==> maple <==
## microprocessor
module microprocessor(clk, rst, outputPorts, inputPorts, imem_addr, imem_data, dmem_addr, dmem_we, dmem_wdata, dmem_rdata);
Settings: LEC_CHECK=0, CAP_MARGIN=30, CELL_PAD_IN_SITES_DETAIL_PLACEMENT=0, CORE_ASPECT_RATIO=0.96, CORE_MARGIN=2, CORE_UTILIZATION=66, CTS_CLUSTER_DIAMETER=270, GPL_ROUTABILITY_DRIVEN=1, MIN_ROUTING_LAYER=met1, SLEW_MARGIN=20, TNS_END_PERCENT=75; clock period 3.32 ns.
run.sh (not shown) runs the stock make flow with config.mk's settings and CLKGATE_MAP_FILE=.
==> harbor: changes against maple <==
==> flow/config.mk (replaced) <==
export PLATFORM = sky130hd
export DESIGN_NAME = microprocessor
export DESIGN_NICKNAME = microprocessor
export VERILOG_FILES = /design/flow/design.v
export SDC_FILE = /design/flow/constraint.sdc
export NUM_CORES = 4
export LEC_CHECK = 0
export ABC_AREA = 1
export CAP_MARGIN = 40
export CORE_ASPECT_RATIO = 1.26
export CORE_MARGIN = 2
export CORE_UTILIZATION = 72
export CTS_CLUSTER_DIAMETER = 394
export CTS_CLUSTER_SIZE = 10
export HOLD_SLACK_MARGIN = 0.29
export MAX_ROUTING_LAYER = met4
export SETUP_SLACK_MARGIN = 0.67
export SLEW_MARGIN = 20
export TNS_END_PERCENT = 5
==> flow/constraint.sdc (replaced) <==
create_clock -name core_clock -period 2.42 [get_ports {clk}]
set_input_delay 0.4840 -clock core_clock [delete_from_list [all_inputs] [get_ports {clk}]]
set_output_delay 0.4840 -clock core_clock [all_outputs]
set_load 0.01 [all_outputs]
==> results <==
Count of unique library cells instantiated by Yosys: maple 90; harbor 47
Area fraction in mux cells: maple 0.184; harbor 0.00551
Number of hold-repair buffers added at the cts stage: maple 0; harbor 50
Horizontal die dimension: maple 321 µm; harbor 273 µm
Detail Placement HPWL: maple 126000 µm; harbor 156000 µm
Area of the die: maple 98700 µm²; harbor 93300 µm²
Core area: maple 95400 µm²; harbor 90500 µm²
Number of cells after detailed placement: maple 6224; harbor 8765
Number of cell rows: maple 111; harbor 124
Number of cells produced by synthesis: maple 4717; harbor 7292
Clock buffer count from CTS: maple 138; harbor 152
Library cell with the highest instance count after synthesis: maple sky130_fd_sc_hd__edfxtp_1; harbor sky130_fd_sc_hd__nor2_1
Area reported by Yosys stat: maple 63500 µm²; harbor 65400 µm²
FP Core Util: maple 0.666; harbor 0.723
Die Y: maple 308 µm; harbor 342 µm
Cell count listed in synth_stat.txt: maple 4717; harbor 7292
Count of instances resized after the clock tree is built: maple 81; harbor 473
Synthesized area per cell: maple 13.5 µm²; harbor 8.97 µm²
Status: maple finished with violations; harbor did not finish
Failing step: maple -; harbor global routing (5_1_grt)
Reasons for failing layout checks: maple negative setup slack; harbor -
Post-synthesis cell area: maple 63500 µm²; harbor 65400 µm²
Post-synthesis simple-gate area fraction: maple 0.0629; harbor 0.153
Compound-Gate Fraction of Synth Area: maple 0.105; harbor 0.189
Net Count, Synth: maple 4907; harbor 7482
Register share after synthesis: maple 0.585; harbor 0.568
Share of the synthesized area in the top cell type: maple 0.484; harbor 0.470
Worst slack at placement: maple -0.730 ns; harbor -0.853 ns

---

==> inputs of job 772 <==
microprocessor again, from the RTL that the note above started with.
==> flow/design.v (excerpt) <==
module microprocessor(clk, rst, outputPorts, inputPorts, imem_addr, imem_data, dmem_addr, dmem_we, dmem_wdata, dmem_rdata);
clock: 3.18 ns
lec_check: 0
abc_area: 0
cap_margin: 20
cell_pad_in_sites_global_placement: 1
core_margin: 2
core_utilization: 72
cts_cluster_size: 47
gpl_routability_driven: 1
place_density: 0.93
setup_slack_margin: 0.34
slew_margin: 35
tns_end_percent: 35
==> job 9945 (differences from job 772) <==
==> flow/config.mk (replaced) <==
export PLATFORM = sky130hd
export DESIGN_NAME = microprocessor
export DESIGN_NICKNAME = microprocessor
export VERILOG_FILES = /design/flow/design.v
export SDC_FILE = /design/flow/constraint.sdc
export NUM_CORES = 4
export LEC_CHECK = 0
export ABC_AREA = 1
export CAP_MARGIN = 25
export CELL_PAD_IN_SITES_GLOBAL_PLACEMENT = 3
export CORE_MARGIN = 2
export CORE_UTILIZATION = 54
export CTS_CLUSTER_DIAMETER = 371
export CTS_CLUSTER_SIZE = 73
export MAX_ROUTING_LAYER = met4
export SLEW_MARGIN = 35
==> flow/constraint.sdc (replaced) <==
create_clock -name core_clock -period 4.95 [get_ports {clk}]
set_input_delay 0.9900 -clock core_clock [delete_from_list [all_inputs] [get_ports {clk}]]
set_output_delay 0.9900 -clock core_clock [all_outputs]
set_load 0.01 [all_outputs]
==> job 7352 (differences from job 772) <==
==> flow/config.mk (replaced) <==
export PLATFORM = sky130hd
export DESIGN_NAME = microprocessor
export DESIGN_NICKNAME = microprocessor
export VERILOG_FILES = /design/flow/design.v
export SDC_FILE = /design/flow/constraint.sdc
export NUM_CORES = 4
export LEC_CHECK = 0
export ABC_AREA = 1
export CAP_MARGIN = 20
export CORE_MARGIN = 2
export CORE_UTILIZATION = 72
export CTS_CLUSTER_SIZE = 58
export PLACE_DENSITY_LB_ADDON = 0.04
export SETUP_SLACK_MARGIN = 0.79
export SLEW_MARGIN = 20
==> flow/constraint.sdc (replaced) <==
create_clock -name core_clock -period 2.79 [get_ports {clk}]
set_input_delay 0.5580 -clock core_clock [delete_from_list [all_inputs] [get_ports {clk}]]
set_output_delay 0.5580 -clock core_clock [all_outputs]
set_load 0.01 [all_outputs]
==> job 5350 (differences from job 772) <==
==> flow/config.mk (replaced) <==
export PLATFORM = sky130hd
export DESIGN_NAME = microprocessor
export DESIGN_NICKNAME = microprocessor
export VERILOG_FILES = /design/flow/design.v
export SDC_FILE = /design/flow/constraint.sdc
export NUM_CORES = 4
export LEC_CHECK = 0
export ABC_AREA = 1
export CAP_MARGIN = 20
export CORE_MARGIN = 2
export CORE_UTILIZATION = 70
export CTS_CLUSTER_SIZE = 58
export SLEW_MARGIN = 20
==> flow/constraint.sdc (replaced) <==
create_clock -name core_clock -period 2.79 [get_ports {clk}]
set_input_delay 0.5580 -clock core_clock [delete_from_list [all_inputs] [get_ports {clk}]]
set_output_delay 0.5580 -clock core_clock [all_outputs]
set_load 0.01 [all_outputs]
==> qor summary <==
item	job 5350	job 772	job 9945	job 7352
Run status	failed layout checks	failed layout checks	stopped before the end	stopped before the end
Failing step	-	-	global placement without I/O	global routing
Layout check failures	negative setup slack	negative setup slack	-	-
Count of different cell masters after synthesis	47	90	47	47
Gate Count Post-Synth	7,292	4,717	7,292	7,292
H-tree levels	4	4	-	4
Kind of critical path	reg2reg	reg2reg	-	-
I/O Pins	125	125	-	125
Final number of hold-violating endpoints	0	0	-	-
Finished Layout Cells	9,028	6,433	-	-
Total design power	49.6 mW	41.6 mW	-	-
Die outline height	310 um	301 um	352 um	305 um
CP Depth	17	16	-	-
Sw Pwr	13.8 mW	10.6 mW	-	-
Combinational power share	17.6%	14.2%	-	-
Last weighted congestion value of the routability-driven placer	1.05	1.09	-	1.01
Pwr/cell area	631 nW/um^2	553 nW/um^2	-	-
Power and IR drop assume default switching activity.
